==> inputs of job 6773 <==
==> flow/design.v (excerpt) <==
module UART
#(
    parameter [ 2:0] WAIT_ACTI      = 3'b001,
    parameter [ 2:0] SEND_CHAR      = 3'b010,
    parameter [ 2:0] RDY            = 3'b011,
    parameter [ 2:0] WAIT_RDY       = 3'b100,
    parameter [ 3:0] BTN_STR_LEN    = 4'd8,
    parameter [ 1:0] PARROT_STR_LEN = 2'd3,
    parameter        BTN            = 1'b0,
    parameter        PARROT         = 1'b1,
    parameter [13:0] BAUD_TMR_MAX   = 14'd15  
)
(
    input  wire CLK,        
    input  wire rst,        
    input  wire btn_0,      
    output wire UART_TX,    
    input  wire UART_RX     
);
reg  [ 2:0] uart_state;
wire [ 7:0] btn_str        [ 7:0];
reg  [ 3:0] str_idx;
reg         send_mode;
reg         send_char;
wire        send;
reg  [ 7:0] send_data;
wire        ready;
assign send = send_char;
wire [ 7:0] recv_data;
wire        vald_data;
wire        w_enable;
wire        r_enable;
wire [ 7:0] r_data;
wire [ 8:0] count;
assign btn_str[0] = 8'h02;  
assign btn_str[1] = 8'h41;  
  ...
make LEC_CHECK=0 CAP_MARGIN=40 CELL_PAD_IN_SITES_DETAIL_PLACEMENT=0 CORE_ASPECT_RATIO=1.34 CORE_MARGIN=7 CORE_UTILIZATION=48 CTS_CLUSTER_DIAMETER=205 GPL_ROUTABILITY_DRIVEN=0 SETUP_SLACK_MARGIN=-0.67 SLEW_MARGIN=20 TNS_END_PERCENT=70 finish   # period 10.0 ns
run.sh (not shown) runs the stock make flow with config.mk's settings and CLKGATE_MAP_FILE=.
==> job 2172 (differences from job 6773) <==
CAP_MARGIN = 20   (was 40)
CELL_PAD_IN_SITES_DETAIL_PLACEMENT = not set   (was 0)
CORE_ASPECT_RATIO = not set   (was 1.34)
CORE_MARGIN = 2   (was 7)
CORE_UTILIZATION = 72   (was 48)
CTS_CLUSTER_DIAMETER = 395   (was 205)
GPL_ROUTABILITY_DRIVEN = not set   (was 0)
PLACE_DENSITY_LB_ADDON = 0.01   (was not set)
SETUP_SLACK_MARGIN = 0.73   (was -0.67)
TNS_END_PERCENT = not set   (was 70)
==> flow/constraint.sdc (replaced) <==
create_clock -name core_clock -period 2.77 [get_ports {CLK}]
set_input_delay 0.5540 -clock core_clock [delete_from_list [all_inputs] [get_ports {CLK}]]
set_output_delay 0.5540 -clock core_clock [all_outputs]
set_load 0.01 [all_outputs]
==> job 4453 (differences from job 6773) <==
CAP_MARGIN = 20   (was 40)
CELL_PAD_IN_SITES_DETAIL_PLACEMENT = not set   (was 0)
CORE_ASPECT_RATIO = not set   (was 1.34)
CORE_MARGIN = 2   (was 7)
CORE_UTILIZATION = 65   (was 48)
CTS_CLUSTER_DIAMETER = 234   (was 205)
GPL_ROUTABILITY_DRIVEN = not set   (was 0)
MAX_ROUTING_LAYER = met4   (was not set)
SETUP_SLACK_MARGIN = not set   (was -0.67)
TNS_END_PERCENT = 5   (was 70)
==> flow/constraint.sdc (replaced) <==
create_clock -name core_clock -period 6.52 [get_ports {CLK}]
set_input_delay 1.3040 -clock core_clock [delete_from_list [all_inputs] [get_ports {CLK}]]
set_output_delay 1.3040 -clock core_clock [all_outputs]
set_load 0.01 [all_outputs]
==> results.sh <==
# physical design summary
export IMPL_hp_start="send_data[6]"
export IMPL_met1_length_mm=84.3
export IMPL_status="complete, no violations"
export IMPL_instances_no_fill=6969
export IMPL_powerDensity_nw_per_um2=223
export IMPL_wl_met2_mm=112
export IMPL_grt_util_met1=0.302
Source of the figures above: job 6773

==> results.sh <==
# physical design summary
export IMPL_status="finished with violations"
export IMPL_violations="negative setup slack"
export IMPL_dr_pass1_iters=10
export IMPL_setup_viol=9
export IMPL_fin_ws_ns=-0.442
export IMPL_grt_util_met1=0.560
export IMPL_hp_start="rst"
export IMPL_instances_no_fill=6754
export IMPL_met1_length_mm=82.3
export IMPL_wl_met2_mm=125
export IMPL_powerDensity_nw_per_um2=815
Source of the figures above: job 2172

==> results.sh <==
# physical design summary
export IMPL_status="complete, no violations"
export IMPL_top_usage_layer="met2"
export IMPL_wl_met2_mm=100
export IMPL_hold_viol_final=0
export IMPL_log_warning_count=51
export IMPL_seq_share=0.687
export IMPL_instances_no_fill=6191
export IMPL_met1_length_mm=80.5
export IMPL_powerDensity_nw_per_um2=351
export IMPL_hp_start="send_data[6]"
Source of the figures above: job 4453


---

==> inputs of run a <==
==> flow/design.v <==
module UART_TX_CTRL
#(
    parameter [ 1:0] RDY       = 2'b01,
    parameter [ 1:0] LOAD      = 2'b10,
    parameter [ 1:0] SEND      = 2'b11,
    parameter [ 3:0] IDX_MAX   = 10,
    parameter [13:0] TMR_MAX   = 14'b10100010110000  
)
(
    input  wire       CLK,
    input  wire       rst,
    input  wire       send,
    input  wire [7:0] send_data,
    output wire       ready,
    output wire       UART_TX
);
reg         tx_bit;
reg  [ 1:0] tx_state;
reg  [ 9:0] tx_data;
reg  [ 3:0] index;
reg  [13:0] tx_tmr;
wire        bit_done;
always @(posedge CLK) begin : state_transition
    if (rst)
        tx_state <= RDY;
    else
    case (tx_state)
        RDY:
            if (send)
                tx_state <= LOAD;
        LOAD:
            tx_state <= SEND;
        SEND:
            if (bit_done) begin
                if (index == IDX_MAX)
                    tx_state <= RDY;
                else
                    tx_state <= LOAD;
            end
        default:  
            tx_state <= RDY;
    endcase
end
always @(posedge CLK) begin : timing
    if (rst || tx_state == RDY) begin
        tx_tmr <= 14'd0;
    end
    else begin
        if (bit_done)
            tx_tmr <= 14'd0;
        else
            tx_tmr <= tx_tmr + 1;
    end
end
always @(posedge CLK) begin : increment_index
    if (rst || tx_state == RDY)
        index <= 0;
    else if (tx_state == LOAD)
        index <= index + 1;
end
always @(posedge CLK) begin : data_latch
    if (send)
        tx_data <= {1'b1, send_data, 1'b0};
end
always @(posedge CLK) begin : bit0
    if (rst || tx_state == RDY)
        tx_bit <= 1'b1;
    else if (tx_state == LOAD)
        tx_bit <= tx_data[index];
end
assign bit_done = (tx_tmr == TMR_MAX)? 1 : 0;
assign UART_TX   = tx_bit;
assign ready     = (tx_state == RDY)? 1 : 0;
endmodule
module UART_RX_CTRL
#(
    parameter [ 2:0] WAIT_START  = 3'b001,
    parameter [ 2:0] STORE_START = 3'b010,
    parameter [ 2:0] STORE_DATA  = 3'b011,
    parameter [ 2:0] STORE_STOP  = 3'b100,
    parameter [ 2:0] STORE_LAST  = 3'b101,
    parameter [13:0] TMR_MAX     = 14'b10100010110000  
)(
    input  wire        CLK,
    input  wire        rst,
    input  wire        UART_RX,
    output reg  [ 7:0] recv_data,
    output wire        vald_data
);
reg  [ 2:0] rx_reg;
reg  [ 2:0] rx_state;
reg  [13:0] rx_tmr;
reg  [ 2:0] bit_count;
wire        sample_point;
wire        startbit_detected;
always @(posedge CLK) begin : rx_latch_n_shift
    if (rst)
        rx_reg <= 3'd0;
    else
        rx_reg <= {rx_reg[1:0], UART_RX};
end
function set_startbit_detected;
    input state, rx2, rx1;
    begin
        if (state==WAIT_START && rx2==1'b1 && rx1==1'b0)
            set_startbit_detected = 1'b1;
        else
            set_startbit_detected = 1'b0;
    end
endfunction
assign startbit_detected = set_startbit_detected(
                            rx_state,
                            rx_reg[2],
                            rx_reg[1]
                        );
always @(posedge CLK) begin : rx_timer
    if (rst) begin
        rx_tmr <= 14'd0;
    end
    else if (startbit_detected == 1'b1) begin
        rx_tmr <= 14'd0;
    end
    else begin
        if (rx_tmr == TMR_MAX)
            rx_tmr <= 14'd0;
        else
            rx_tmr <= rx_tmr + 14'd1;
    end
end
assign sample_point = (rx_tmr == 14'd0)? 1'b1 : 1'b0;
always @(posedge CLK) begin : state_transition_n_bit_count
    if (rst) begin
        rx_state  <= WAIT_START;
        bit_count <= 3'd0;
    end
    else
    case (rx_state)
        WAIT_START:
            if (startbit_detected == 1'b1) begin
                rx_state <= STORE_START;
                bit_count <= 3'd0;
            end
        STORE_START:
            if (sample_point == 1'b1) begin
                if (rx_reg[1] == 1'b0)
                    rx_state <= STORE_DATA;
                else  
                    rx_state <= WAIT_START;
            end
        STORE_DATA:
            if (sample_point == 1'b1) begin
                recv_data <= {rx_reg[1], recv_data[7:1]};
                if (bit_count == 3'd7)
                    rx_state <= STORE_STOP;
                else
                    bit_count <= bit_count + 3'd1;
            end
        STORE_STOP:
            if (sample_point == 1'b1) begin
                if (rx_reg[1] == 1'b1)
                    rx_state <= STORE_LAST;
                else  
                    rx_state <= WAIT_START;
            end
        STORE_LAST:
            rx_state <= WAIT_START;
        default:  
            rx_state <= WAIT_START;
    endcase
end
assign vald_data = (rx_state == STORE_LAST)? 1'b1 : 1'b0;
endmodule
module FIFO
#(
    parameter ADDR_WIDTH = 8,
    parameter DATA_WIDTH = 8
)
(
    input  wire                  CLK,
    input  wire                  rst,
    input  wire                  w_enable,
    input  wire                  r_enable,
    input  wire [DATA_WIDTH-1:0] w_data,
    output reg  [DATA_WIDTH-1:0] r_data,
    output reg  [ADDR_WIDTH:0]   count
);
reg [ADDR_WIDTH-1:0] w_addr;
reg [ADDR_WIDTH-1:0] r_addr;
reg [DATA_WIDTH-1:0] ram [2**ADDR_WIDTH-1:0];
always @(posedge CLK) begin : dpm
    if (w_enable)
        ram[w_addr] <= w_data;
    if (rst)
        r_data      <= 0;
    else if (r_enable)
        r_data      <= ram[r_addr];
end
always @(posedge CLK) begin : addr
    if (rst) begin
        w_addr <= 0;
        r_addr <= 0;
    end
    else begin
        if (w_enable)
            w_addr <= w_addr + 1'b1;
        if (r_enable)
            r_addr <= r_addr + 1'b1;
    end
end
always @(posedge CLK) begin : count_data
    if (rst)
        count <= 0;
    else
    case ({w_enable, r_enable})
        2'b00: count <= count;
        2'b01: count <= count - 1'b1;
        2'b10: count <= count + 1'b1;
        2'b11: count <= count;
    endcase
end
endmodule
module UART
#(
    parameter [ 2:0] WAIT_ACTI      = 3'b001,
    parameter [ 2:0] SEND_CHAR      = 3'b010,
    parameter [ 2:0] RDY            = 3'b011,
    parameter [ 2:0] WAIT_RDY       = 3'b100,
    parameter [ 3:0] BTN_STR_LEN    = 4'd8,
    parameter [ 1:0] PARROT_STR_LEN = 2'd3,
    parameter        BTN            = 1'b0,
    parameter        PARROT         = 1'b1,
    parameter [13:0] BAUD_TMR_MAX   = 14'd15  
)
(
    input  wire CLK,        
    input  wire rst,        
    input  wire btn_0,      
    output wire UART_TX,    
    input  wire UART_RX     
);
reg  [ 2:0] uart_state;
wire [ 7:0] btn_str        [ 7:0];
reg  [ 3:0] str_idx;
reg         send_mode;
reg         send_char;
wire        send;
reg  [ 7:0] send_data;
wire        ready;
assign send = send_char;
wire [ 7:0] recv_data;
wire        vald_data;
wire        w_enable;
wire        r_enable;
wire [ 7:0] r_data;
wire [ 8:0] count;
assign btn_str[0] = 8'h02;  
assign btn_str[1] = 8'h41;  
assign btn_str[2] = 8'h52;  
assign btn_str[3] = 8'h54;  
assign btn_str[4] = 8'h59;  
assign btn_str[5] = 8'h0D;  
assign btn_str[6] = 8'h0A;  
assign btn_str[7] = 8'h03;  
UART_TX_CTRL #(.TMR_MAX(BAUD_TMR_MAX)) uart_tx_ctrl (
    CLK,
    rst,
    send,
    send_data,
    ready,
    UART_TX
);
UART_RX_CTRL #(.TMR_MAX(BAUD_TMR_MAX)) uart_rx_ctrl (
    CLK,
    rst,
    UART_RX,
    recv_data,
    vald_data
);
assign w_enable = (vald_data == 1'b1 && count < 2**8);
assign r_enable = (count > 0 && uart_state == WAIT_ACTI)? 1 : 0;
FIFO fifo (
    CLK,
    rst,
    w_enable,
    r_enable,
    recv_data,  
    r_data,
    count
);
always @(posedge CLK) begin : state_transition
    if (rst) begin
        uart_state <= WAIT_ACTI;
        send_mode  <= BTN;
    end
    else
    case (uart_state)
        WAIT_ACTI:
            if (r_enable) begin
                uart_state <= SEND_CHAR;
                send_mode  <= PARROT;
            end
            else if (btn_0 == 1'b1) begin
                uart_state <= SEND_CHAR;
                send_mode  <= BTN;
            end
        SEND_CHAR:
            uart_state <= RDY;
        RDY:
            uart_state <= WAIT_RDY;
        WAIT_RDY:
            if (ready == 1'b1) begin
                case (send_mode)
                    PARROT: begin
                        uart_state <= WAIT_ACTI;
                    end
                    BTN: begin
                        if (str_idx == BTN_STR_LEN)
                            uart_state <= WAIT_ACTI;
                        else
                            uart_state <= SEND_CHAR;
                    end
                endcase
            end
        default:  
            uart_state <= WAIT_ACTI;
    endcase
end
always @(posedge CLK) begin : inc_idx
    if (rst || uart_state == WAIT_ACTI)
        str_idx <= 0;
    else if (uart_state == SEND_CHAR)
        str_idx <= str_idx + 1;
end
always @(posedge CLK) begin : char_load
    if (rst) begin
        send_char <= 1'b0;
        send_data <= 0;
    end
    else if (uart_state == SEND_CHAR) begin
        send_char <= 1'b1;
        if (send_mode == PARROT)
            send_data <= r_data;
        else if (send_mode == BTN)
            send_data <= btn_str[str_idx[2:0]];
    end
    else begin
        send_char <= 1'b0;
    end
end
endmodule
==> flow/run.sh <==
#!/bin/bash
# the make line also repeats each setting of config.mk as NAME=value (left out here)
make -C /OpenROAD-flow-scripts/flow DESIGN_CONFIG=/design/flow/config.mk WORK_HOME=/design/flow/orfs CLKGATE_MAP_FILE= finish
==> flow/config.mk <==
export PLATFORM = sky130hd
export DESIGN_NAME = UART
export DESIGN_NICKNAME = UART
export VERILOG_FILES = /design/flow/design.v
export SDC_FILE = /design/flow/constraint.sdc
export NUM_CORES = 4
export LEC_CHECK = 0
export CAP_MARGIN = 20
export CORE_MARGIN = 2
export CORE_UTILIZATION = 70
export CTS_CLUSTER_SIZE = 35
export MAX_ROUTING_LAYER = met4
export SLEW_MARGIN = 20
==> flow/constraint.sdc <==
create_clock -name core_clock -period 6.44 [get_ports {CLK}]
set_input_delay 1.2880 -clock core_clock [delete_from_list [all_inputs] [get_ports {CLK}]]
set_output_delay 1.2880 -clock core_clock [all_outputs]
set_load 0.01 [all_outputs]
==> inputs of run b, as changes to run a <==
--- a/flow/config.mk
+++ b/flow/config.mk
@@ -8,6 +8,4 @@
 export CAP_MARGIN = 20
 export CORE_MARGIN = 2
-export CORE_UTILIZATION = 70
-export CTS_CLUSTER_SIZE = 35
-export MAX_ROUTING_LAYER = met4
+export CORE_UTILIZATION = 72
 export SLEW_MARGIN = 20
==> flow/constraint.sdc (replaced) <==
create_clock -name core_clock -period 2.72 [get_ports {CLK}]
set_input_delay 0.5440 -clock core_clock [delete_from_list [all_inputs] [get_ports {CLK}]]
set_output_delay 0.5440 -clock core_clock [all_outputs]
set_load 0.01 [all_outputs]
==> inputs of run c, as changes to run a <==
--- a/flow/config.mk
+++ b/flow/config.mk
@@ -7,7 +7,9 @@
 export LEC_CHECK = 0
 export CAP_MARGIN = 20
+export CORE_ASPECT_RATIO = 1.34
 export CORE_MARGIN = 2
-export CORE_UTILIZATION = 70
-export CTS_CLUSTER_SIZE = 35
-export MAX_ROUTING_LAYER = met4
+export CORE_UTILIZATION = 40
+export CTS_CLUSTER_DIAMETER = 306
+export GPL_ROUTABILITY_DRIVEN = 0
+export PLACE_DENSITY_LB_ADDON = 0.23
 export SLEW_MARGIN = 20
==> flow/constraint.sdc (replaced) <==
create_clock -name core_clock -period 10.0 [get_ports {CLK}]
set_input_delay 2.0000 -clock core_clock [delete_from_list [all_inputs] [get_ports {CLK}]]
set_output_delay 2.0000 -clock core_clock [all_outputs]
set_load 0.01 [all_outputs]
==> inputs of run d, as changes to run a <==
==> flow/config.mk (replaced) <==
export PLATFORM = sky130hd
export DESIGN_NAME = UART
export DESIGN_NICKNAME = UART
export VERILOG_FILES = /design/flow/design.v
export SDC_FILE = /design/flow/constraint.sdc
export NUM_CORES = 4
export LEC_CHECK = 0
export CAP_MARGIN = 10
export CORE_ASPECT_RATIO = 0.56
export CORE_MARGIN = 3
export CORE_UTILIZATION = 50
export CTS_CLUSTER_DIAMETER = 50
export CTS_CLUSTER_SIZE = 18
export SLEW_MARGIN = 10
==> flow/constraint.sdc (replaced) <==
create_clock -name core_clock -period 4.25 [get_ports {CLK}]
set_input_delay 0.8500 -clock core_clock [delete_from_list [all_inputs] [get_ports {CLK}]]
set_output_delay 0.8500 -clock core_clock [all_outputs]
set_load 0.01 [all_outputs]
==> flow_metrics.py <==
# Physical implementation metrics
metrics = {
    "status": {
        "outcome": "finished clean",
    },
    "critical_path": {
        "path_cells": "buf_12 > buf_12 > mux4_2 > a22o_1 > a211oi_1 > a211oi_1 > nor3_1 > a21oi_1 > a211o_1",
        "critical_path.max_stage_delay_ns": 0.70,
        "crit_family": "AND-OR/OR-AND gates",
    },
    "clock_network": {
        "path_clk_slew_ns": 0.06,
    },
    "power": {
        "pg_comb_uw": 3620,
        "irDropWorstVdd_mv": 0.1695,
        "power_uw": 21350,
    },
    "floorplanning": {
        "rows": 195,
        "dieArea_um2": 214900,
        "fp.dieH_um": 536.0,
        "taps": 2758,
    },
    "drt": {
        "drt_first_pass_iters": 5,
        "topRoutingLayerUsed": "met5",
        "wl_per_cell_um": 31.15,
    },
    "timing": {
        "fmax_ghz": 0.2144,
        "max-slew-margin-rel": 0.1221,
    },
    "layout": {
        "final-clk-cell-share": 0.07046,
    },
    "min_path": {
        "min-delay-start": "send_data[4]$_SDFFE_PP0P_",
    },
}
[end of results for run c]
==> flow_metrics.py <==
# Physical implementation metrics
metrics = {
    "status": {
        "outcome": "finished with violations",
        "violations": "setup timing",
    },
    "critical_path": {
        "crit_family": "buffers and inverters",
    },
    "timing": {
        "setup_ws_ns": -0.5894,
        "setup_viol": 10,
    },
    "floorplanning": {
        "rows": 125,
        "fp.dieH_um": 346.5,
        "taps": 1524,
    },
    "min_path": {
        "min-delay-start": "rst",
    },
    "power": {
        "irDropWorstVdd_mv": 1.050,
        "pg_comb_uw": 19800,
    },
    "drt": {
        "wl_per_cell_um": 38.62,
    },
}
[end of results for run b]
==> flow_metrics.py <==
# Physical implementation metrics
metrics = {
    "power": {
        "irDropWorstVdd_mv": 0.3202,
        "pg_comb_uw": 5660,
        "power_uw": 32640,
    },
    "drt": {
        "topRoutingLayerUsed": "met4",
        "drt_first_pass_iters": 7,
    },
    "timing": {
        "fmax_ghz": 0.2188,
        "max-slew-margin-rel": 0.1839,
    },
    "layout": {
        "final-clk-cell-share": 0.06849,
    },
    "critical_path": {
        "critical_path.max_stage_delay_ns": 0.93,
        "crit_family": "flip-flops",
        "path_cells": "buf_12 > buf_12 > mux4_2 > mux2i_1 > o22ai_1 > nor4_1 > o21ai_0 > a32o_1",
    },
    "floorplanning": {
        "rows": 127,
        "dieArea_um2": 123500,
        "fp.dieH_um": 351.4,
    },
    "clock_network": {
        "path_clk_slew_ns": 0.06,
    },
    "min_path": {
        "min-delay-start": "send_data[4]$_SDFFE_PP0P_",
    },
    "status": {
        "outcome": "finished clean",
    },
}
[end of results for run a]
==> flow_metrics.py <==
# Physical implementation metrics
metrics = {
    "drt": {
        "drt_first_pass_iters": 8,
        "topRoutingLayerUsed": "met5",
        "wl_per_cell_um": 34.45,
    },
    "layout": {
        "final-clk-cell-share": 0.04545,
    },
    "status": {
        "outcome": "finished clean",
    },
    "floorplanning": {
        "taps": 2223,
        "fp.dieH_um": 313.6,
    },
    "critical_path": {
        "critical_path.max_stage_delay_ns": 0.79,
        "crit_family": "AND-OR/OR-AND gates",
    },
    "power": {
        "power_uw": 46580,
        "irDropWorstVdd_mv": 0.3128,
    },
}
[end of results for run d]
Power and IR drop assume default switching activity.
